// CORDIC
module CORDIC #(parameter integer W = 32)
(
    input wire clk,
    input wire start,
    input wire signed [31:0] x,
    input wire signed [31:0] y,
    output wire signed [W-1:0]phi,
    output wire done
);
export LEC_CHECK = 0
export ABC_AREA = 1
export CAP_MARGIN = 20
export CORE_MARGIN = 2
export CORE_UTILIZATION = 68
export GPL_ROUTABILITY_DRIVEN = 1
export HOLD_SLACK_MARGIN = -0.06
export PLACE_DENSITY = 0.62
export SLEW_MARGIN = 15
create_clock -name core_clock -period 4.78 [get_ports {clk}]
run.sh (not shown) runs the stock make flow with config.mk's settings and CLKGATE_MAP_FILE=.
The baseline produced a layout that fails on negative setup slack.
Next try:
==> flow/config.mk (replaced) <==
export PLATFORM = sky130hd
export DESIGN_NAME = CORDIC
export DESIGN_NICKNAME = CORDIC
export VERILOG_FILES = /design/flow/design.v
export SDC_FILE = /design/flow/constraint.sdc
export NUM_CORES = 4
export LEC_CHECK = 0
export CAP_MARGIN = 20
export CORE_MARGIN = 2
export CORE_UTILIZATION = 64
export SLEW_MARGIN = 20
==> flow/constraint.sdc (replaced) <==
create_clock -name core_clock -period 5.36 [get_ports {clk}]
set_input_delay 1.0720 -clock core_clock [delete_from_list [all_inputs] [get_ports {clk}]]
set_output_delay 1.0720 -clock core_clock [all_outputs]
set_load 0.01 [all_outputs]
=> With this change the flow did not get past global routing (5_1_grt); die area rises by 6.8%; synthesized cell count falls by 27%; synthesized area rises by 0.68%.
Next try:
--- a/flow/config.mk
+++ b/flow/config.mk
@@ -9,3 +9,6 @@
 export CORE_MARGIN = 2
-export CORE_UTILIZATION = 64
+export CORE_UTILIZATION = 56
+export CTS_CLUSTER_DIAMETER = 167
+export CTS_CLUSTER_SIZE = 100
 export SLEW_MARGIN = 20
+export TNS_END_PERCENT = 10
==> flow/constraint.sdc (replaced) <==
create_clock -name core_clock -period 7.5 [get_ports {clk}]
set_input_delay 1.5000 -clock core_clock [delete_from_list [all_inputs] [get_ports {clk}]]
set_output_delay 1.5000 -clock core_clock [all_outputs]
set_load 0.01 [all_outputs]
The changed run completed with no timing, DRC or antenna violations. Area after synthesis is unchanged. Synthesized cell count is unchanged. Die size climbs by 14%.
Next try:
--- a/flow/config.mk
+++ b/flow/config.mk
@@ -7,5 +7,6 @@
 export LEC_CHECK = 0
+export ABC_AREA = 1
 export CAP_MARGIN = 20
 export CORE_MARGIN = 2
-export CORE_UTILIZATION = 56
+export CORE_UTILIZATION = 45
 export CTS_CLUSTER_DIAMETER = 167
@@ -13,2 +14,2 @@
 export SLEW_MARGIN = 20
-export TNS_END_PERCENT = 10
+export TNS_END_PERCENT = 95
What happened: Flip-flop count stays the same; first-iteration DRC count went down by 4.3%; cell area came out lower by 2.0%; synthesized area is lower by 0.68%; die area grows by 23%; setup slack improved by 1200 ps; global-route usage falls by 9.1 points; wire length came out lower by 5.4%; cell count goes up by 32%.

---

Starting RTL as in the previous note.
clock: 7.5 ns
lec_check: 0
cap_margin: 20
core_margin: 5
core_utilization: 63
max_routing_layer: met4
min_routing_layer: met2
slew_margin: 20
The baseline never finished: it broke off in 5_1_grt.
Change:
--- a/flow/config.mk
+++ b/flow/config.mk
@@ -7,7 +7,12 @@
 export LEC_CHECK = 0
-export CAP_MARGIN = 20
+export CAP_MARGIN = 0
+export CELL_PAD_IN_SITES_DETAIL_PLACEMENT = 1
+export CELL_PAD_IN_SITES_GLOBAL_PLACEMENT = 1
 export CORE_MARGIN = 5
 export CORE_UTILIZATION = 63
-export MAX_ROUTING_LAYER = met4
+export CTS_CLUSTER_DIAMETER = 312
+export MAX_ROUTING_LAYER = met5
 export MIN_ROUTING_LAYER = met2
-export SLEW_MARGIN = 20
+export SETUP_SLACK_MARGIN = 1.39
+export SLEW_MARGIN = 15
+export TNS_END_PERCENT = 85
The new run died in 4_1_cts.
Synthesized cell count stays the same.
Die size stays the same.
Synthesized area does not change.
Change:
==> flow/config.mk (replaced) <==
export PLATFORM = sky130hd
export DESIGN_NAME = CORDIC
export DESIGN_NICKNAME = CORDIC
export VERILOG_FILES = /design/flow/design.v
export SDC_FILE = /design/flow/constraint.sdc
export NUM_CORES = 4
export LEC_CHECK = 0
export CAP_MARGIN = 20
export CORE_MARGIN = 2
export CORE_UTILIZATION = 63
export MIN_ROUTING_LAYER = met2
export SLEW_MARGIN = 20
What happened: The changed run failed in 5_1_grt with GRT-0116; die size decreases by 6.9%; synthesized cell count stays the same; synthesized area is unchanged.
Change:
--- a/flow/config.mk
+++ b/flow/config.mk
@@ -7,6 +7,11 @@
 export LEC_CHECK = 0
-export CAP_MARGIN = 20
-export CORE_MARGIN = 2
+export CAP_MARGIN = 0
+export CELL_PAD_IN_SITES_DETAIL_PLACEMENT = 1
+export CELL_PAD_IN_SITES_GLOBAL_PLACEMENT = 3
+export CORE_MARGIN = 5
 export CORE_UTILIZATION = 63
+export MAX_ROUTING_LAYER = met5
 export MIN_ROUTING_LAYER = met2
+export SETUP_SLACK_MARGIN = 1.39
 export SLEW_MARGIN = 20
+export TNS_END_PERCENT = 60
This time the run died in 3_1_place_gp_skip_io (GPL-0301).
Die size is higher by 7.4%.
Synthesized area stays the same.
Synthesized cell count is unchanged.
Change:
==> flow/config.mk (replaced) <==
export PLATFORM = sky130hd
export DESIGN_NAME = CORDIC
export DESIGN_NICKNAME = CORDIC
export VERILOG_FILES = /design/flow/design.v
export SDC_FILE = /design/flow/constraint.sdc
export NUM_CORES = 4
export LEC_CHECK = 0
export CAP_MARGIN = 20
export CORE_MARGIN = 2
export CORE_UTILIZATION = 63
export SETUP_SLACK_MARGIN = 1.36
export SLEW_MARGIN = 20
- The new run completed with no timing, DRC or antenna violations
- die size went down by a few percent
- area after synthesis does not change
- synthesized cell count does not change
Change:
--- a/flow/config.mk
+++ b/flow/config.mk
@@ -9,4 +9,3 @@
 export CORE_MARGIN = 2
-export CORE_UTILIZATION = 63
-export SETUP_SLACK_MARGIN = 1.36
+export CORE_UTILIZATION = 15
 export SLEW_MARGIN = 20
==> flow/constraint.sdc (replaced) <==
create_clock -name core_clock -period 8.69 [get_ports {clk}]
set_input_delay 1.7380 -clock core_clock [delete_from_list [all_inputs] [get_ports {clk}]]
set_output_delay 1.7380 -clock core_clock [all_outputs]
set_load 0.01 [all_outputs]
Outcome: The new run ran to the end with no violations. Global-route usage went down by 34 points. Critical path depth went up by 1. Routed wire length went up by about 0.32%. Cell count went up by about 40%. Design area went down by 2.8%. First-iteration DRC count went down by 43%. Count of clock-buffer cells in the layout does not change. Worst setup slack improves by 44 ps.
